Design IExecute, start of the top module:
module IExecute #(
   parameter N_BITS = 32,
   parameter N_BITS_REG = 5,
   parameter N_OPCODE = 6
)
(  input i_clk, i_reset,
   input  i_exec_mode,
   input  i_step,
   input [1:0] i_aluOP,  
   input i_aluSrc,
   input [N_BITS-1:0] i_datoLeido1,  
   input [N_BITS-1:0] i_datoLeido2,
   input [N_BITS-1:0] i_datoExtSigno,
   input [N_BITS-1:0] i_instruccion,  
   input [N_BITS_REG-1:0] i_rt_id,  
   input [N_BITS_REG-1:0] i_rd_id,  
   input [N_BITS_REG-1:0] i_rt_OR_rd,  
   input [N_BITS_REG-1:0] i_rd_EX_MEM,  
   input [N_BITS_REG-1:0] i_rd_MEM_WB,  
   input [N_BITS_REG-1:0] i_rs_id,      
   input [N_BITS-1:0] i_wbData,
   input [N_BITS-1:0] i_memData,
   input i_memToReg,
   input i_regWrite_EX_MEM,
   input i_regWrite_MEM_WB,
   input [1:0] i_branch,
   input i_memWrite,
   input [1:0]i_memRead,
   input i_regWrite,
   input i_halt,
   output reg [N_BITS-1:0] o_instruccion,
   output reg  o_ceroSignal,
   output reg  [N_BITS-1:0] o_aluResult,
   output reg [N_BITS-1:0] o_datoLeido2,
   output reg [N_BITS_REG-1:0] o_rd_data,  
   output reg [N_BITS_REG-1:0] o_rt_OR_rd,
   output reg o_memToReg,
   output reg [1:0] o_branch,
   output reg o_memWrite,
   output reg o_memRead,
   output reg o_regWrite,
   output reg o_halt
);
Size: roughly 3000 cells after synthesis, ~110 flip-flops, roughly 350 I/O pins.
clock: 12.0 ns
lec_check: 0
cap_margin: 20
core_margin: 2
core_utilization: 40
cts_cluster_diameter: 226
cts_cluster_size: 100
slew_margin: 20
tns_end_percent: 15
run.sh (not shown) runs the stock make flow with config.mk's settings and CLKGATE_MAP_FILE=.
The first run produced a clean layout.
Change:
--- a/flow/config.mk
+++ b/flow/config.mk
@@ -10,5 +10,4 @@
 export CORE_UTILIZATION = 40
-export CTS_CLUSTER_DIAMETER = 226
-export CTS_CLUSTER_SIZE = 100
+export SETUP_SLACK_MARGIN = 1.95
 export SLEW_MARGIN = 20
-export TNS_END_PERCENT = 15
+export TNS_END_PERCENT = 10
==> flow/constraint.sdc (replaced) <==
create_clock -name core_clock -period 6.62 [get_ports {i_clk}]
set_input_delay 1.3240 -clock core_clock [delete_from_list [all_inputs] [get_ports {i_clk}]]
set_output_delay 1.3240 -clock core_clock [all_outputs]
set_load 0.01 [all_outputs]
The new run completed, yet does not pass: negative setup slack. Die size does not change. Combinational power rises to 2.7 times its value. Worst setup slack is worse by 1.9 ns. Clock power went up by well over a third. Via count came out higher by about a fifth.
Change:
--- a/flow/config.mk
+++ b/flow/config.mk
@@ -9,5 +9,4 @@
 export CORE_MARGIN = 2
-export CORE_UTILIZATION = 40
-export SETUP_SLACK_MARGIN = 1.95
+export CORE_UTILIZATION = 64
+export CTS_CLUSTER_SIZE = 31
 export SLEW_MARGIN = 20
-export TNS_END_PERCENT = 10
==> flow/constraint.sdc (replaced) <==
create_clock -name core_clock -period 9.3 [get_ports {i_clk}]
set_input_delay 1.8600 -clock core_clock [delete_from_list [all_inputs] [get_ports {i_clk}]]
set_output_delay 1.8600 -clock core_clock [all_outputs]
set_load 0.01 [all_outputs]
Effect: The new run did not get past 5_1_grt; die size falls by 37%; area after synthesis does not change; synthesized cell count stays the same.
Change:
--- a/flow/config.mk
+++ b/flow/config.mk
@@ -9,4 +9,6 @@
 export CORE_MARGIN = 2
-export CORE_UTILIZATION = 64
-export CTS_CLUSTER_SIZE = 31
+export CORE_UTILIZATION = 72
+export CTS_CLUSTER_SIZE = 98
+export PLACE_DENSITY = 0.36
 export SLEW_MARGIN = 20
+export TNS_END_PERCENT = 40
==> flow/constraint.sdc (replaced) <==
create_clock -name core_clock -period 5.23 [get_ports {i_clk}]
set_input_delay 1.0460 -clock core_clock [delete_from_list [all_inputs] [get_ports {i_clk}]]
set_output_delay 1.0460 -clock core_clock [all_outputs]
set_load 0.01 [all_outputs]
Result:
- The new run died in 3_5_place_dp
- synthesized cell count stays the same
- die size fell by 11%
- area after synthesis does not change

========
## exp/umber
Starting RTL as in the previous note.
Settings: LEC_CHECK=0, CAP_MARGIN=20, CELL_PAD_IN_SITES_GLOBAL_PLACEMENT=3, CORE_MARGIN=6, CORE_UTILIZATION=40, CTS_CLUSTER_DIAMETER=353, CTS_CLUSTER_SIZE=56, HOLD_SLACK_MARGIN=-0.09, MAX_ROUTING_LAYER=met4, SLEW_MARGIN=20, TNS_END_PERCENT=30; clock period 19.1 ns.
No final results exist for exp/umber, since it was stopped by error GPL-0301 during 3_3_place_gp.
Edits applied to the flow inputs when going from exp/umber to exp/raven:
# exp/umber
export LEC_CHECK = 0
export CAP_MARGIN = 20
export CELL_PAD_IN_SITES_GLOBAL_PLACEMENT = 3
export CORE_MARGIN = 6
export CORE_UTILIZATION = 40
export CTS_CLUSTER_DIAMETER = 353
export CTS_CLUSTER_SIZE = 56
export HOLD_SLACK_MARGIN = -0.09
export MAX_ROUTING_LAYER = met4
export SLEW_MARGIN = 20
export TNS_END_PERCENT = 30
create_clock -name core_clock -period 19.1 [get_ports {i_clk}]
# exp/raven
export LEC_CHECK = 0
export CAP_MARGIN = 20
export CORE_MARGIN = 2
export CORE_UTILIZATION = 40
export HOLD_SLACK_MARGIN = -0.09
export SLEW_MARGIN = 20
export TNS_END_PERCENT = 60
create_clock -name core_clock -period 12.0 [get_ports {i_clk}]
Findings:
exp/raven went all the way through the flow, and no timing, DRC or antenna check failed.
Re gate count of the mapped netlist: no difference whatsoever between exp/umber and exp/raven.
exp/raven against exp/umber: synthesized cell area shows no meaningful change; die footprint has decreased; chip height went down by 8 µm.
Diff exp/umber -> exp/raven | width of the die | down by a few percent
## Diff of input files: exp/fjord against exp/raven
# exp/raven
export LEC_CHECK = 0
export CAP_MARGIN = 20
export CORE_MARGIN = 2
export CORE_UTILIZATION = 40
export HOLD_SLACK_MARGIN = -0.09
export SLEW_MARGIN = 20
export TNS_END_PERCENT = 60
create_clock -name core_clock -period 12.0 [get_ports {i_clk}]
# exp/fjord
export LEC_CHECK = 0
export CAP_MARGIN = 35
export CELL_PAD_IN_SITES_GLOBAL_PLACEMENT = 3
export CORE_ASPECT_RATIO = 0.78
export CORE_MARGIN = 10
export CORE_UTILIZATION = 40
export CTS_CLUSTER_DIAMETER = 353
export CTS_CLUSTER_SIZE = 56
export GPL_TIMING_DRIVEN = 0
export MAX_ROUTING_LAYER = met4
export MIN_ROUTING_LAYER = met2
export SLEW_MARGIN = 20
export TNS_END_PERCENT = 30
create_clock -name core_clock -period 19.1 [get_ports {i_clk}]
==> comparison <==
- Taking exp/raven as the reference, in exp/fjord horizontal die dimension climbed 20%; die size increased 15%; core utilization before placement now sits lower.
- Mean instance size in the synthesized netlist: exp/raven vs exp/fjord identical
- Number of cells in the yosys synthesis report: exp/raven vs exp/fjord identical
- exp/fjord is listed as incomplete: the tool reported an error in 3_3_place_gp and the run ended there.
Relative to exp/fjord, the following input files were edited for exp/violet:
# exp/fjord
export LEC_CHECK = 0
export CAP_MARGIN = 35
export CELL_PAD_IN_SITES_GLOBAL_PLACEMENT = 3
export CORE_ASPECT_RATIO = 0.78
export CORE_MARGIN = 10
export CORE_UTILIZATION = 40
export CTS_CLUSTER_DIAMETER = 353
export CTS_CLUSTER_SIZE = 56
export GPL_TIMING_DRIVEN = 0
export MAX_ROUTING_LAYER = met4
export MIN_ROUTING_LAYER = met2
export SLEW_MARGIN = 20
export TNS_END_PERCENT = 30
create_clock -name core_clock -period 19.1 [get_ports {i_clk}]
# exp/violet
export LEC_CHECK = 0
export CAP_MARGIN = 20
export CORE_MARGIN = 2
export CORE_UTILIZATION = 58
export SLEW_MARGIN = 20
create_clock -name core_clock -period 6.15 [get_ports {i_clk}]
==> results <==
What ended exp/violet was a tool error in 4_1_cts; the run never finished.
As far as arithmetic-cell share of the synthesized area counting full adders, half adders and majority gates goes, exp/violet and exp/fjord are indistinguishable; the numbers are identical.
Relative to exp/fjord, the placeable core region of exp/violet is lower by 32%.
Re post-synth design cell area: no difference whatsoever between exp/violet and exp/fjord.
Diff exp/fjord -> exp/violet: complex-gate fraction of the synthesized area stayed essentially flat; effective utilization at floorplan higher; placement row count went down; share of flip-flops with an asynchronous set or reset closely matched the old numbers.
Delta (exp/violet minus exp/fjord): area of the die went down about 40%, floorplan die height went down 13%.
Power figures rest on the tool's default switching activity, not on a simulated workload.
